## c6502
module c6502
(
    input               clock,
    input               ce,
    input               reset_n,
    output      [15:0]  address,
    input       [ 7:0]  in,
    output reg  [ 7:0]  out,
    output reg          we
);
assign address = cp ? ab : pc;
localparam
    LDC = 0,
    ZP  = 1,    ZPX = 2,    ZPY = 3,
    ABS = 4,    ABX = 5,    ABY = 6,    ABZ = 7,
    IX  = 8,    IX2 = 9,    IX3 = 10,
    IY  = 11,   IY2 = 12,   IY3 = 13,
    RUN = 14,   BRA = 15,
    JP1 = 16,   JP2 = 17,
    JND = 18,   TRM = 19,   POP = 20,   JSR = 21,
    RTS = 22;
localparam
    ORA = 0,    AND = 1,    EOR = 2,    ADC = 3,
    STA = 4,    LDA = 5,    CMP = 6,    SBC = 7,
    ASL = 8,    ROL = 9,    LSR = 10,   ROR = 11,
    BIT = 13,   DEC = 14,   INC = 15;
localparam
    DST_A = 0,  DST_X = 1,  DST_Y = 2,  DST_S = 3,
    SRC_D = 0,  SRC_X = 1,  SRC_Y = 2,  SRC_A = 3;
reg [ 7:0]  a, x, y, s, p;
reg         cp;
reg [ 4:0]  t;           
reg [ 2:0]  m;           
reg [15:0]  ab, pc;
reg [ 7:0]  op, w;       
reg [ 3:0]  alu;         
reg [ 1:0]  dst, src;
wire [8:0] zpx = in + x;
wire [8:0] zpy = in + y;
wire [3:0] bra = {p[1], p[0], p[6], p[7]};  
wire [7:0] sn  = s + 1;
always @(posedge clock)
if (reset_n == 1'b0) begin
    p  <= 8'b01100001;
    t  <= 1'b0;
    cp <= 1'b0;
    pc <= 16'h0000;
    a  <= 8'h80;
    x  <= 8'hFE;
    y  <= 8'hDA;
    s  <= 8'h00;
    we <= 1'b0;
end
else if (ce) begin
    we  <= 1'b0;
    case (t)
    LDC: begin
        pc  <= pc + 1;
        m   <= 0;
        op  <= in;
        dst <= DST_A;
        src <= SRC_D;
        casex (in)
        8'b010_011_00: t <= JP1;  
        8'b011_011_00: t <= JND;  
        8'b001_000_00: t <= JSR;  
        8'b011_000_00: t <= RTS;  
        8'bxxx_000_x1: t <= IX;
        8'bxxx_010_x1,
        8'b1xx_000_x0: t <= RUN;  
        8'bxxx_100_x1: t <= IY;
  ...
Settings: LEC_CHECK=0, ABC_AREA=1, CAP_MARGIN=0, CELL_PAD_IN_SITES_GLOBAL_PLACEMENT=3, CORE_ASPECT_RATIO=1.85, CORE_MARGIN=5, CORE_UTILIZATION=27, CTS_CLUSTER_DIAMETER=117, CTS_CLUSTER_SIZE=42, GPL_ROUTABILITY_DRIVEN=1, GPL_TIMING_DRIVEN=1, MAX_ROUTING_LAYER=met4, PLACE_DENSITY_LB_ADDON=0.19, SETUP_SLACK_MARGIN=1.9, SLEW_MARGIN=35, TNS_END_PERCENT=75; clock period 8.02 ns.
run.sh (not shown) runs the stock make flow with config.mk's settings and CLKGATE_MAP_FILE=.
Next try:
==> flow/config.mk (replaced) <==
export PLATFORM = sky130hd
export DESIGN_NAME = c6502
export DESIGN_NICKNAME = c6502
export VERILOG_FILES = /design/flow/design.v
export SDC_FILE = /design/flow/constraint.sdc
export NUM_CORES = 4
export LEC_CHECK = 0
export CAP_MARGIN = 20
export CORE_MARGIN = 2
export CORE_UTILIZATION = 40
export SLEW_MARGIN = 20
==> flow/constraint.sdc (replaced) <==
create_clock -name core_clock -period 7.24 [get_ports {clock}]
set_input_delay 1.4480 -clock core_clock [delete_from_list [all_inputs] [get_ports {clock}]]
set_output_delay 1.4480 -clock core_clock [all_outputs]
set_load 0.01 [all_outputs]
Synthesized cell count came out lower by about 16%.
Sequential power came out higher by 12%.
Worst setup slack loses 1.6 ns.
Via count came out lower by about 7.5%.
Clock-buffer cell count came out higher by 7.
Next try:
==> flow/constraint.sdc (replaced) <==
create_clock -name core_clock -period 10.0 [get_ports {clock}]
set_input_delay 2.0000 -clock core_clock [delete_from_list [all_inputs] [get_ports {clock}]]
set_output_delay 2.0000 -clock core_clock [all_outputs]
set_load 0.01 [all_outputs]
Outcome: Via count goes up slightly. Sequential cell count is unchanged. Final area stays flat. Total power came out lower by a quarter to a third.
Next try:
--- a/flow/config.mk
+++ b/flow/config.mk
@@ -9,3 +9,8 @@
 export CORE_MARGIN = 2
-export CORE_UTILIZATION = 40
+export CORE_UTILIZATION = 54
+export CTS_CLUSTER_DIAMETER = 389
+export CTS_CLUSTER_SIZE = 98
+export PLACE_DENSITY = 0.37
+export SETUP_SLACK_MARGIN = 1.13
 export SLEW_MARGIN = 20
+export TNS_END_PERCENT = 15
Critical path depth decreases by 1.
Clock power barely changes.
Area after synthesis stays the same.
Wire length came out higher by 1.3%.
Die size is lower by 25%.
Combinational power goes up by about 1%.
Design area falls by 0.72%.
Cell count came out lower by 5.0%.
Global-route usage went up by 10 points.
Non-clock buffer count increases by 6.

========
== run A ==
Starting RTL as in the previous note.
Design c6502, start of the top module:
module c6502
(
    input               clock,
    input               ce,
    input               reset_n,
    output      [15:0]  address,
    input       [ 7:0]  in,
    output reg  [ 7:0]  out,
    output reg          we
);
==> flow/config.mk <==
export PLATFORM = sky130hd
export DESIGN_NAME = c6502
export DESIGN_NICKNAME = c6502
export VERILOG_FILES = /design/flow/design.v
export SDC_FILE = /design/flow/constraint.sdc
export NUM_CORES = 4
export LEC_CHECK = 0
export CAP_MARGIN = 20
export CELL_PAD_IN_SITES_DETAIL_PLACEMENT = 1
export CELL_PAD_IN_SITES_GLOBAL_PLACEMENT = 1
export CORE_MARGIN = 9
export CORE_UTILIZATION = 40
export GPL_ROUTABILITY_DRIVEN = 0
export MIN_ROUTING_LAYER = met2
export PLACE_DENSITY_LB_ADDON = 0.06
export SETUP_SLACK_MARGIN = 1.3
export SLEW_MARGIN = 10
==> flow/constraint.sdc <==
create_clock -name core_clock -period 10.0 [get_ports {clock}]
set_input_delay 2.0000 -clock core_clock [delete_from_list [all_inputs] [get_ports {clock}]]
set_output_delay 2.0000 -clock core_clock [all_outputs]
set_load 0.01 [all_outputs]
Run A ended with every stage complete and zero timing, DRC or antenna violations.
Setup changes, run A to run B
Settings: CORE_MARGIN: 9 -> 7; PLACE_DENSITY_LB_ADDON: 0.06 -> unset; CELL_PAD_IN_SITES_GLOBAL_PLACEMENT: 1 -> unset; MIN_ROUTING_LAYER: met2 -> unset; GPL_ROUTABILITY_DRIVEN: 0 -> unset; SLEW_MARGIN: 10 -> 35; SETUP_SLACK_MARGIN: 1.3 -> -0.02; CELL_PAD_IN_SITES_DETAIL_PLACEMENT: 1 -> unset; the clock period (ns, I/O delays scaled along): 10.0 -> 4.49.
==> results <==
Per the comparison of run B with run A, hold slack decreased by 0.030 ns relative to the old numbers; clock skew decreased by 0.0094 ns relative to the old numbers; count of clock-buffer cells in the layout closely matched the old numbers; worst setup timing slack at the placement stage decreased by 3.51 ns relative to the old numbers; clock-pin slew of the registers on the worst-case setup and hold paths closely matched the old numbers.
Looking at slowest cell on the critical path, the sky130_fd_sc_hd__or4_1 result is from run B; the sky130_fd_sc_hd__a2111oi_0 one comes from run A.
From run A to run B the numbers moved as follows: clock network fraction of design power -2.7 points; die area -about 4%.
Inputs modified between run B and run C:
Settings: setting CTS_CLUSTER_DIAMETER to 226 for the first time; changing CORE_UTILIZATION from 40 to 54; changing SETUP_SLACK_MARGIN from -0.02 to 2.73; setting CTS_CLUSTER_SIZE to 98 for the first time; changing CORE_MARGIN from 7 to 2; changing SLEW_MARGIN from 35 to 20; setting PLACE_DENSITY to 0.37 for the first time; changing the clock period (ns, I/O delays scaled along) from 4.49 to 10.0.
--- outcome ---
Synthesized area: run B vs run C identical. Looking only at relative contribution of combinational cells to total power, and setting everything else aside, the higher value of run C and run B goes to run B. | worst hold-check slack | run B vs run C | ≈ equal |. The post-route met1 wirelength number comes out lower for run C vs run B. Run C vs run B: count of buffers not belonging to the clock network in the layout down. Clock-buffer cell count for run C: 1 down relative to run B. Higher instance count on the critical path goes to run B over run C.
The inputs of run D differ from those of run C as listed below.
Settings: ABC_AREA newly set to 1; PLACE_DENSITY removed (was 0.37); CORE_UTILIZATION changed from 54 to 67; CTS_CLUSTER_SIZE removed (was 98); SETUP_SLACK_MARGIN removed (was 2.73); CTS_CLUSTER_DIAMETER removed (was 226); the clock period (ns, I/O delays scaled along) changed from 10.0 to 6.77.
## What came out
Number of distinct library cells after synthesis in run D vs run C: down 9
The run showing the smaller number of non-clock buffers in the layout is run D.
Run D against run C; design area is up slightly.
On number of buffer and inverter instances along the worst setup path, the higher figure sits with run D, not run C.
Run D ended with less data required time at the worst endpoint than run C.
Run C reports its largest non-sequential cell family by area as AND-OR/OR-AND gates while run D reports simple AND/OR/NAND/NOR gates.
Compared with run C, in run D overall power +57%; largest stage delay on the critical path -0.04 ns.

========
The RTL this note starts from:
==> flow/design.v <==
module c6502
(
    input               clock,
    input               ce,
    input               reset_n,
    output      [15:0]  address,
    input       [ 7:0]  in,
    output reg  [ 7:0]  out,
    output reg          we
);
assign address = cp ? ab : pc;
localparam
    LDC = 0,
    ZP  = 1,    ZPX = 2,    ZPY = 3,
    ABS = 4,    ABX = 5,    ABY = 6,    ABZ = 7,
    IX  = 8,    IX2 = 9,    IX3 = 10,
    IY  = 11,   IY2 = 12,   IY3 = 13,
    RUN = 14,   BRA = 15,
    JP1 = 16,   JP2 = 17,
    JND = 18,   TRM = 19,   POP = 20,   JSR = 21,
    RTS = 22;
localparam
    ORA = 0,    AND = 1,    EOR = 2,    ADC = 3,
    STA = 4,    LDA = 5,    CMP = 6,    SBC = 7,
    ASL = 8,    ROL = 9,    LSR = 10,   ROR = 11,
    BIT = 13,   DEC = 14,   INC = 15;
localparam
    DST_A = 0,  DST_X = 1,  DST_Y = 2,  DST_S = 3,
    SRC_D = 0,  SRC_X = 1,  SRC_Y = 2,  SRC_A = 3;
reg [ 7:0]  a, x, y, s, p;
reg         cp;
reg [ 4:0]  t;           
reg [ 2:0]  m;           
reg [15:0]  ab, pc;
reg [ 7:0]  op, w;       
reg [ 3:0]  alu;         
reg [ 1:0]  dst, src;
wire [8:0] zpx = in + x;
wire [8:0] zpy = in + y;
wire [3:0] bra = {p[1], p[0], p[6], p[7]};  
wire [7:0] sn  = s + 1;
always @(posedge clock)
if (reset_n == 1'b0) begin
    p  <= 8'b01100001;
    t  <= 1'b0;
    cp <= 1'b0;
    pc <= 16'h0000;
    a  <= 8'h80;
    x  <= 8'hFE;
    y  <= 8'hDA;
    s  <= 8'h00;
    we <= 1'b0;
end
else if (ce) begin
    we  <= 1'b0;
    case (t)
    LDC: begin
        pc  <= pc + 1;
        m   <= 0;
        op  <= in;
        dst <= DST_A;
        src <= SRC_D;
        casex (in)
        8'b010_011_00: t <= JP1;  
        8'b011_011_00: t <= JND;  
        8'b001_000_00: t <= JSR;  
        8'b011_000_00: t <= RTS;  
        8'bxxx_000_x1: t <= IX;
        8'bxxx_010_x1,
        8'b1xx_000_x0: t <= RUN;  
        8'bxxx_100_x1: t <= IY;
        8'bxxx_110_x1: t <= ABY;
        8'bxxx_001_xx: t <= ZP;
        8'bxxx_011_xx,
        8'b001_000_00: t <= ABS;
        8'b10x_101_1x: t <= ZPY;
        8'bxxx_101_xx: t <= ZPX;
        8'b10x_111_1x: t <= ABY;
        8'bxxx_111_xx: t <= ABX;
        8'bxxx_100_00: t <= BRA;
        default:       t <= RUN;
        endcase
        casex (in)
        8'bxxx_xxx_01: begin alu <= in[7:5]; end
        8'b100_xx1_x0: begin alu <= STA; end
        8'b101_xx1_x0,
        8'b101_000_x0,
        8'b101_010_00,
        8'b10x_010_10,
        8'b100_110_00: begin alu <= LDA; end
        8'b11x_000_00,
        8'b11x_xx1_00: begin alu <= CMP; end
        8'b001_0x1_00: begin alu <= BIT; end
        8'b110_xx1_10,
        8'b100_010_00,
        8'b110_010_10: begin alu <= DEC; end
        8'b111_xx1_10,
        8'b11x_010_00: begin alu <= INC; end
        8'b00x_110_00: begin p[0] <= in[5]; t <= LDC; end  
        8'b01x_110_00: begin p[2] <= in[5]; t <= LDC; end  
        8'b101_110_00: begin p[6] <= 1'b0;  t <= LDC; end  
        8'b11x_110_00: begin p[3] <= in[5]; t <= LDC; end  
        8'b0xx_010_10: begin alu <= {1'b1, in[7:5]}; src <= SRC_A; end
        8'b0xx_xx1_10: begin alu <= {1'b1, in[7:5]}; end
        8'b111_010_10: begin t <= LDC; end
        8'b100_110_10: begin t <= LDC; s <= x; end
        8'b101_110_10: begin x <= s; p[7] <= s[7]; p[1] <= s == 0; t <= LDC; end
        8'b0x0_010_00: begin
            t   <= TRM;
            we  <= 1;
            cp  <= 1;
            out <= in[6] ? a : (p | 8'h30);
            ab  <= {8'h01, s};
            s   <= s - 1;
        end
        8'b0x1_010_00: begin t <= POP; cp <= 1; ab <= {8'h01, sn}; s <= sn; end
        8'b011_000_00: begin cp <= 1; ab <= {8'h01, sn}; end
        endcase
        casex (in)
        8'h86, 8'hA6, 8'hB6, 8'h96, 8'h8E, 8'hAE,
        8'hBE, 8'hA2, 8'hCA, 8'hE8, 8'h9A,
        8'hE0, 8'b111_xx1_00:
            dst <= DST_X;
        8'hA0, 8'h84, 8'hA4, 8'h88, 8'hC8,
        8'h8C, 8'hAC, 8'h94, 8'hB4, 8'hBC,
        8'hC0, 8'b110_xx1_00:
            dst <= DST_Y;
        endcase
        case (in)
        8'hE8, 8'hCA, 8'h8A: src <= SRC_X;  
        8'h88, 8'hC8, 8'h98: src <= SRC_Y;  
        8'hA8, 8'hAA: src <= SRC_A;  
        endcase
    end
    ZP:  begin t <= RUN; ab <= in;       cp <= 1; pc <= pc + 1; end
    ZPX: begin t <= RUN; ab <= zpx[7:0]; cp <= 1; pc <= pc + 1; end
    ZPY: begin t <= RUN; ab <= zpy[7:0]; cp <= 1; pc <= pc + 1; end
    ABS: begin t <= ABZ; pc <= pc + 1; ab <= in; end
    ABX: begin t <= ABZ; pc <= pc + 1; ab <= zpx; end
    ABY: begin t <= ABZ; pc <= pc + 1; ab <= zpy; end
    ABZ: begin t <= RUN; pc <= pc + 1; ab[15:8] <= ab[15:8] + in; cp <= 1; end
    IX:  begin t <= IX2; pc <= pc + 1; cp <= 1; ab <= zpx[7:0]; end
    IY:  begin t <= IY2; pc <= pc + 1; cp <= 1; ab <= in; end
    IX2: begin t <= IX3; w  <= in; ab[7:0] <= ab[7:0] + 1; end
    IY2: begin t <= IY3; w  <= in; ab[7:0] <= ab[7:0] + 1; end
    IX3: begin t <= RUN; ab <= {in, w}; end
    IY3: begin t <= RUN; ab <= {in, w} + y; end
    BRA: begin t <= LDC; pc <= pc + 1 + ((bra[op[7:6]] == op[5]) ? {{8{in[7]}}, in[7:0]} : 0); end
    JP1: begin t <= JP2; pc <= pc + 1; w <= in; end
    JP2: begin t <= LDC; pc <= {in, w}; end
    JND: case (m)
        0: begin m <= 1;   ab[ 7:0] <= in; pc <= pc + 1; end
        1: begin m <= 2;   ab[15:8] <= in; pc <= pc + 1; cp <= 1; end
        2: begin m <= 3;   pc[ 7:0] <= in; ab[7:0] <= ab[7:0] + 1; end
        3: begin t <= LDC; pc[15:8] <= in; cp <= 0; end
    endcase
    POP: begin t <= LDC; cp <= 0; if (op[6]) begin a <= in; p[7] <= in[7]; p[1] <= in == 0; end else p <= in; end
    JSR: case (m)
        0: begin m <= 1; w  <= in; pc <= pc + 1; end
        1: begin m <= 2; we <= 1; out <= pc[15:8]; ab      <= {8'h01, s};  pc[15:8] <= in; cp <= 1;end
        2: begin m <= 3; we <= 1; out <= pc[ 7:0]; ab[7:0] <= ab[7:0] - 1; pc[7:0]  <= w;  end
        3: begin t <= LDC; cp <= 0; s <= s - 2; end
    endcase
    RTS: case (m)
        0: begin m <= 1;   pc[7:0] <= in; ab[7:0] <= ab[7:0] + 1; end
        1: begin t <= LDC; pc <= {in, pc[7:0]} + 1; s <= s + 2; cp <= 0; end
    endcase
    RUN: begin
        cp <= 0;
        t  <= LDC;
        casex (op) 8'bxxx_010_x1, 8'b1xx_000_x0: pc <= pc + 1; endcase
        casex (op)
            8'b100_xxx_01,
            8'b100_xx1_x0: begin t <= TRM; out <= R; we <= 1'b1; cp <= 1'b1; end
            8'bxxx_xxx_01,
            8'b0xx_010_10,
            8'b100_010_10,
            8'b100_110_00: begin a <= R; p <= F; end
            8'b101_xx1_00,
            8'b101_000_00,
            8'b1x0_010_00,
            8'b101_010_00: begin y <= R; p <= F; end
            8'b101_xx1_10,
            8'b101_000_10,
            8'b111_010_00,
            8'b110_010_10,
            8'b101_010_10: begin x <= R; p <= F; end
            8'b0xx_xx1_10,
            8'b11x_xx1_10: begin t <= TRM; out <= R; we <= 1'b1; cp <= 1'b1; p <= F; end
            8'b110_xxx_01,
            8'b11x_000_00,
            8'b11x_xx1_00,
            8'b001_0x1_00: begin p <= F; end
        endcase
    end
    TRM: begin cp <= 0; t <= LDC; end
    endcase
end
wire [7:0] op1 =
    dst == DST_A ? a :
    dst == DST_X ? x :
    dst == DST_Y ? y : s;
wire [7:0] op2 =
    src == SRC_A ? a :
    src == SRC_X ? x :
    src == SRC_Y ? y : in;
wire [8:0] R =
    alu == ORA ? op1 | op2 :
    alu == AND ? op1 & op2 :
    alu == EOR ? op1 ^ op2 :
    alu == ADC ? op1 + op2 + cin :
    alu == STA ? op1 :
    alu == LDA ? op2 :
    alu == CMP ? op1 - op2 :
    alu == SBC ? op1 - op2 - !cin :
    alu == ASL ? {op2[6:0], 1'b0} :
    alu == ROL ? {op2[6:0], cin} :
    alu == LSR ? {1'b0, op2[7:1]} :
    alu == ROR ? {cin, op2[7:1]} :
    alu == BIT ? op1 & op2 :
    alu == DEC ? op2 - 1 :
    alu == INC ? op2 + 1 : 0;
wire sign  =  R[7];         
wire zero  = ~|R[7:0];      
wire oadc  = (op1[7] ^ op2[7] ^ 1'b1) & (op1[7] ^ R[7]);
wire osbc  = (op1[7] ^ op2[7] ^ 1'b0) & (op1[7] ^ R[7]);
wire cin   =  p[0];
wire carry =  R[8];
wire [7:0] F =
    alu == ADC ? {sign, oadc, p[5:2], zero,  carry} :
    alu == CMP ? {sign,       p[6:2], zero, ~carry} :
    alu == SBC ? {sign, osbc, p[5:2], zero, ~carry} :
    alu == ASL || alu == ROL ? {sign, p[6:2], zero, op2[7]} :
    alu == LSR || alu == ROR ? {sign, p[6:2], zero, op2[0]} :
    alu == BIT ? {op2[7:6], p[5:2], zero, p[0]} :
                 {sign,     p[6:2], zero, p[0]};
endmodule
export LEC_CHECK = 0
export ABC_AREA = 1
export CAP_MARGIN = 20
export CELL_PAD_IN_SITES_GLOBAL_PLACEMENT = 0
export CORE_MARGIN = 2
export CORE_UTILIZATION = 71
export CTS_CLUSTER_SIZE = 47
export GPL_TIMING_DRIVEN = 1
export MAX_ROUTING_LAYER = met4
export PLACE_DENSITY_LB_ADDON = 0.02
export SETUP_SLACK_MARGIN = 1.18
export SLEW_MARGIN = 25
export TNS_END_PERCENT = 75
create_clock -name core_clock -period 4.02 [get_ports {clock}]
The starting point did not get past global routing (GRT-0116).
Rerun with:
==> flow/config.mk (replaced) <==
export PLATFORM = sky130hd
export DESIGN_NAME = c6502
export DESIGN_NICKNAME = c6502
export VERILOG_FILES = /design/flow/design.v
export SDC_FILE = /design/flow/constraint.sdc
export NUM_CORES = 4
export LEC_CHECK = 0
export ABC_AREA = 1
export CAP_MARGIN = 0
export CORE_MARGIN = 2
export CORE_UTILIZATION = 71
export CTS_CLUSTER_SIZE = 15
export PLACE_DENSITY_LB_ADDON = 0.02
export SETUP_SLACK_MARGIN = 0.57
export SLEW_MARGIN = 20
export TNS_END_PERCENT = 5
Result: Now the flow passed the timing, design-rule and antenna checks. Die size stays the same. Synthesized area is unchanged. Synthesized cell count is unchanged.
Power figures rest on the tool's default switching activity, not on a simulated workload.
